==> inputs of wip/xenon <==
==> flow/design.v <==
`timescale 1ns / 10ps
`timescale 1ns / 1ps
`timescale 1ns / 10ps
module pipelined_4stage(clk, rst, imem_addr, imem_data, aluout);
input clk;										
input rst;
output [9:0] imem_addr;			 
input [32-1:0] imem_data;	 
output [32-1:0] aluout;
wire [32-1:0]inst_addr;
wire [32-1:0] inst_out;
wire [32-1:0] inst_in;
assign imem_addr = inst_addr[9:0];
assign inst_out = imem_data;
datapath_mux DP(
	.clk(clk),
	.rst(rst),
	.inst(inst_out),
	.WB_aluout(aluout)
);
PC1 pc(
	.clk(clk),
	.rst(rst),
	.currPC(inst_addr),
	.nextPC(inst_addr)
);
IF_ID_stage IIS(
	.clk(clk),
	.rst(rst), 
	.instout(inst_out), 
	.instin(inst_in)
);
endmodule
`timescale 1ns / 10ps
`timescale 1ns / 1ps
module datapath_mux (
	clk,
	rst,
	inst,
	WB_aluout
);
input		  clk;
input		  rst;
input  [32-1:0] inst;
output  [32-1:0] WB_aluout;
wire [32-1:0] inst_out;
wire [2:0]	aluop_in;
wire [2:0]	aluop_out;
wire alusrc_in;
wire alusrc_out;
wire regDST;
wire wen;
wire [32-1:0] rdata1_in;
wire [32-1:0] rdata2_in;
wire [32-1:0] rdata1_out;
wire [32-1:0] rdata2_out;
wire [32-1:0] wdata_out;
wire [5-1:0] waddr_out;
wire [32-1:0] aluout;
wire [5-1:0] WB_muxout;
wire [32-1:0]rdata2_imm=alusrc_out ? {16'b0,inst_out[15:0]} : rdata2_out; 
wire [5-1:0]waddr_regDST=regDST ? inst[15:11] : inst[20:16]; 
control CO (
    .inst_cntrl(inst[31:26]),
    .wen_cntrl(wen),
    .alusrc_cntrl(alusrc_in),
    .regdst_cntrl(regDST),
    .aluop_cntrl(aluop_in)
);
regfile RFO (
    .clk(clk),
    .rst(rst),
    .wen(wen),
    .raddr1(inst[25:21]),
    .raddr2(inst[20:16]),
    .waddr(WB_muxout),
    .wdata(WB_aluout),
    .rdata1(rdata1_in),
    .rdata2(rdata2_in)
);
ID_EXE_stage IXS(
    .clk(clk),  
    .rst(rst), 
    .aluop_in(aluop_in), 
    .alusrc_in(alusrc_in), 
    .rdata1_in(rdata1_in), 
    .rdata2_in(rdata2_in),
    .inst_in(inst),
    .wregdst_in(waddr_regDST),
    .aluop_out(aluop_out),
    .alusrc_out(alusrc_out), 
    .rdata1_out(rdata1_out), 
    .rdata2_out(rdata2_out), 
    .inst_out(inst_out),
    .wregdst_out(waddr_out)
);
alu ALU0 (
    .a(rdata1_out),
    .b(rdata2_imm),
    .op(aluop_out),
    .out(aluout)
);
EXE_WBstage EWS(
	.clk(clk),
	.rst(rst),
	.aluin(aluout),
	.aluout(WB_aluout),
	.muxin(waddr_out),
	.muxout(WB_muxout)	
);
endmodule  
`timescale 1ns / 10ps
module PC1(clk,rst,nextPC,currPC);
		 input clk,rst;		 
		 input [32 - 1:0]nextPC;		  
		 output reg [32 - 1:0]currPC;
always @(posedge clk)
  begin
    if(rst)
      begin
	currPC <= 0;
      end
    else
      begin
        currPC <= nextPC + 1;
      end
  end
endmodule	
`timescale 1ns / 10ps
module IF_ID_stage (
	clk,  rst, instout, instin
);
input clk, rst;
input [32 - 1:0]instout;
output reg [32 - 1:0]instin;
always @(posedge clk)
  begin
    if(rst)
      begin
	instin <= 0;
      end
    else
      begin
        instin <= instout;
      end
  end
endmodule
`timescale 1ns / 10ps
module ID_EXE_stage (
	clk,  rst, aluop_in, alusrc_in, rdata1_in, rdata2_in, inst_in, wregdst_in,
	aluop_out, alusrc_out, rdata1_out, rdata2_out, inst_out, wregdst_out
);
input clk, rst, alusrc_in;
input [2:0] aluop_in;
input [32-1:0] rdata1_in;
input [32-1:0] rdata2_in;
input [32-1:0] inst_in;
input [5-1:0] wregdst_in;
output reg alusrc_out;
output reg[2:0] aluop_out;
output reg [32-1:0] rdata1_out;
output reg [32-1:0] rdata2_out;
output reg [32-1:0] inst_out;
output reg [5-1:0] wregdst_out;
always @(posedge clk)
  begin
    if(rst)
      begin
	aluop_out <= 0; 
	alusrc_out <= 0; 
	rdata1_out <= 0; 
	rdata2_out <= 0; 
	inst_out <= 0;
	wregdst_out <= 0;
      end
    else
      begin
        aluop_out <= aluop_in; 
	alusrc_out <= alusrc_in; 
	rdata1_out <= rdata1_in; 
	rdata2_out <= rdata2_in; 
	inst_out <= inst_in;
	wregdst_out <= wregdst_in;
      end
  end
endmodule
`timescale 1ns / 10ps
module EXE_WBstage (
	clk,  rst, aluin, aluout,
	muxin, muxout             
);
input clk, rst;
input [32-1:0]aluin;
input [5-1:0]muxin;
output reg[5-1:0]muxout;
output reg [32-1:0]aluout;
always @(posedge clk)
  begin
    if(rst)
      begin
	aluout <= 0;
	muxout <= 0;
      end
    else
      begin
        aluout <= aluin;
	muxout <= muxin;
      end
  end
endmodule
`timescale 1ns / 10ps
module alu(
   a,    
   b,    
   op,    
   out    
   );
   input [32-1:0] a, b;
   input [2:0] op;
   output reg [32-1:0] out;
always @(a or b or op )
begin
   case(op)
       6'b000000: out = a+b;
       6'b000001: out = a - b;
       6'b000010: out = a & b;
       6'b000011:  out = a^b;
       6'b000100: out = a<=b;
       6'b000101: out = a*b;
       6'b000110: out = a+b;
default: out = 0;  
   endcase
end
endmodule
`timescale 1ns / 10ps
module control(
  input [5:0] inst_cntrl, 
  output reg wen_cntrl,
  output reg alusrc_cntrl,
  output reg regdst_cntrl,
  output reg [2:0] aluop_cntrl
  );
  always@(inst_cntrl)
  begin
    case(inst_cntrl)
			6'b000000: begin
					wen_cntrl=1;
					alusrc_cntrl=0;
					regdst_cntrl=1;
					aluop_cntrl=inst_cntrl[2:0];
			end
        6'b000001: begin
                wen_cntrl=1;
					 alusrc_cntrl=0;
					 regdst_cntrl=1;
                aluop_cntrl=inst_cntrl[2:0];
        end
        6'b000010: begin
                wen_cntrl=1;
					 alusrc_cntrl=0;
					 regdst_cntrl=1;
                aluop_cntrl=inst_cntrl[2:0];
        end
        6'b000011: begin
                wen_cntrl=1;
					 alusrc_cntrl=0;
					 regdst_cntrl=1;
                aluop_cntrl=inst_cntrl[2:0];
        end
        6'b000100: begin
                wen_cntrl=1;
					 alusrc_cntrl=0;
					 regdst_cntrl=1;
                aluop_cntrl=inst_cntrl[2:0];
        end
        6'b000101: begin
                wen_cntrl=1;
					 alusrc_cntrl=0;
					 regdst_cntrl=1;
                aluop_cntrl=inst_cntrl[2:0];
			end
		6'b000110: begin
                wen_cntrl=1;
					 alusrc_cntrl=1;
					 regdst_cntrl=0;
                aluop_cntrl=inst_cntrl[2:0];
        end
		default: begin
				wen_cntrl=1; 
				alusrc_cntrl=0;
				regdst_cntrl=1;
				aluop_cntrl=inst_cntrl[2:0];
		end	
    endcase
  end
endmodule
`timescale 1ns / 10ps
`timescale 1ns / 1ps
module regfile (
	clk,
	rst,
	wen,
	raddr1, 
	raddr2, 
	waddr, 
	wdata, 
	rdata1,
	rdata2
	);
	input clk;
	input rst;
	input wen;
	input [5-1:0] raddr1; 
	input [5-1:0] raddr2; 
	input [5-1:0] waddr; 
	input [32-1:0] wdata; 
	output [32-1:0] rdata1;
	output [32-1:0] rdata2;
	reg [32-1:0] regdata [0:32-1];
integer i;
	always@(posedge clk)
		begin
			if(rst)
				begin
					for (i=0; i<32; i=i+1)
					regdata[i] <=0;
					regdata[8] <=5; 
					regdata[3] <=2;
				end
			else
				regdata[waddr] <= (wen == 1) ? wdata : regdata[waddr]; 
		end
	assign rdata1 = ((wen) && (waddr == raddr1)) ? wdata : regdata[raddr1]; 
	assign rdata2 = ((wen) && (waddr == raddr2)) ? wdata : regdata[raddr2];
endmodule 
==> flow/run.sh <==
#!/bin/bash
# the make line also repeats each setting of config.mk as NAME=value (left out here)
make -C /OpenROAD-flow-scripts/flow DESIGN_CONFIG=/design/flow/config.mk WORK_HOME=/design/flow/orfs CLKGATE_MAP_FILE= finish
==> flow/config.mk <==
export PLATFORM = sky130hd
export DESIGN_NAME = pipelined_4stage
export DESIGN_NICKNAME = pipelined_4stage
export VERILOG_FILES = /design/flow/design.v
export SDC_FILE = /design/flow/constraint.sdc
export NUM_CORES = 4
export LEC_CHECK = 0
export CAP_MARGIN = 15
export CORE_MARGIN = 2
export CORE_UTILIZATION = 70
export PLACE_DENSITY_LB_ADDON = 0.0
export SETUP_SLACK_MARGIN = 1.78
export SLEW_MARGIN = 20
==> flow/constraint.sdc <==
create_clock -name core_clock -period 6.54 [get_ports {clk}]
set_input_delay 1.3080 -clock core_clock [delete_from_list [all_inputs] [get_ports {clk}]]
set_output_delay 1.3080 -clock core_clock [all_outputs]
set_load 0.01 [all_outputs]
==> wip/onyx: changes against wip/xenon <==
--- a/flow/config.mk
+++ b/flow/config.mk
@@ -7,7 +7,5 @@
 export LEC_CHECK = 0
-export CAP_MARGIN = 15
+export CAP_MARGIN = 20
 export CORE_MARGIN = 2
-export CORE_UTILIZATION = 70
-export PLACE_DENSITY_LB_ADDON = 0.0
-export SETUP_SLACK_MARGIN = 1.78
+export CORE_UTILIZATION = 54
 export SLEW_MARGIN = 20
==> flow/constraint.sdc (replaced) <==
create_clock -name core_clock -period 7.79 [get_ports {clk}]
set_input_delay 1.5580 -clock core_clock [delete_from_list [all_inputs] [get_ports {clk}]]
set_output_delay 1.5580 -clock core_clock [all_outputs]
set_load 0.01 [all_outputs]
==> wip/yarrow: changes against wip/xenon <==
--- a/flow/config.mk
+++ b/flow/config.mk
@@ -7,7 +7,12 @@
 export LEC_CHECK = 0
+export ABC_AREA = 1
 export CAP_MARGIN = 15
+export CORE_ASPECT_RATIO = 0.88
 export CORE_MARGIN = 2
-export CORE_UTILIZATION = 70
-export PLACE_DENSITY_LB_ADDON = 0.0
-export SETUP_SLACK_MARGIN = 1.78
-export SLEW_MARGIN = 20
+export CORE_UTILIZATION = 58
+export CTS_CLUSTER_DIAMETER = 41
+export GPL_TIMING_DRIVEN = 0
+export MAX_ROUTING_LAYER = met5
+export MIN_ROUTING_LAYER = met2
+export PLACE_DENSITY = 0.89
+export SLEW_MARGIN = 5
==> flow/constraint.sdc (replaced) <==
create_clock -name core_clock -period 8.0 [get_ports {clk}]
set_input_delay 1.6000 -clock core_clock [delete_from_list [all_inputs] [get_ports {clk}]]
set_output_delay 1.6000 -clock core_clock [all_outputs]
set_load 0.01 [all_outputs]
==> results.py <==
# Generated from Yosys and OpenROAD reports
metrics = {
    "run_status": {
        "status": "finished clean",
    },
    "sta": {
        "setup_slack_ps": 281,
        "fin_crit_ps": 7510,
    },
    "yosys": {
        "syn-cell-area_sq_um": 76100,
    },
    "floorplanning": {
        "rows": 137,
        "nWellTaps": 1876,
    },
    "cells_and_area": {
        "fin_area_sq_um": 83600,
        "final_core_util_pct": 59.8,
    },
    "global_routing": {
        "grt_use_met3_pct": 6.50,
        "grt_start_max_net_pins": 145,
        "grt.busiest_layer": "met2",
    },
    "setup_path": {
        "worst_setup_path_start_kind": "flip-flop",
        "r2r_cells": 25,
    },
    "power": {
        "irDropWorstVdd_mv": 0.215,
    },
    "job": {
        "warnings": 52,
    },
    "detailed_routing": {
        "first_pass_iters": 8,
    },
    "min_path": {
        "hp-class": "reg -> reg",
    },
}
(the above is from wip/onyx)
==> results.py <==
# Generated from Yosys and OpenROAD reports
metrics = {
    "min_path": {
        "hp-class": "reg -> reg",
    },
    "detailed_routing": {
        "first_pass_iters": 9,
    },
    "sta": {
        "fin_crit_ps": 7460,
        "setup_slack_ps": -917,
        "setup_viol": 19,
        "maxSlewHeadroom_pct": 18.3,
    },
    "job": {
        "drv_cap": 0,
        "warnings": 48,
    },
    "clock_network": {
        "cts-root-buf": "clkbuf_16",
    },
    "global_routing": {
        "grt_use_met3_pct": 18.7,
        "grt.busiest_layer": "met2",
        "grt_start_max_net_pins": 95,
    },
    "floorplanning": {
        "rows": 120,
    },
    "yosys": {
        "yosysUniqueCellTypes": 89,
        "syn-cell-area_sq_um": 76100,
    },
    "cells_and_area": {
        "final_core_util_pct": 80.4,
        "fin_area_sq_um": 86400,
    },
    "run_status": {
        "failed_checks": "setup timing",
        "status": "failed layout checks",
    },
    "power": {
        "irDropWorstVdd_mv": 0.308,
    },
    "setup_path": {
        "worst_setup_path_start_kind": "flip-flop",
    },
}
(the above is from wip/xenon)
==> results.py <==
# Metrics from the implementation run
metrics = {
    "run_status": {
        "failing_step": "global routing (5_1_grt)",
        "status": "stopped before the end",
        "firstError": "[ERROR GRT-0116] Global routing finished with congestion. Check the congestion regions in the DRC Viewer.",
    },
    "yosys": {
        "edf_count": 1024,
        "most_common_cell": "nor2_1",
        "ys_sh_adder_pct": 13.5,
        "ys.flop_type": "edfxtp_1",
        "syn-cell-area_sq_um": 78400,
        "ys_top_cells_by_area": "edfxtp_1 (39%), nor2_1 (12%), fa_1 (10%), o21ai_0 (9.1%), inv_1 (3.9%)",
    },
    "global_routing": {
        "grt_util_met2_pct": 110,
        "grt_use_met3_pct": 147,
        "grt.busiest_layer": "met3",
    },
    "place": {
        "port_buffers": 68,
    },
    "floorplanning": {
        "dieWidth_um": 396,
        "dieArea_sq_um": 138000,
        "rows": 126,
        "die_h_um": 349,
        "ioPinCount": 76,
    },
}
(the above is from wip/yarrow)
Power figures rest on the tool's default switching activity, not on a simulated workload.
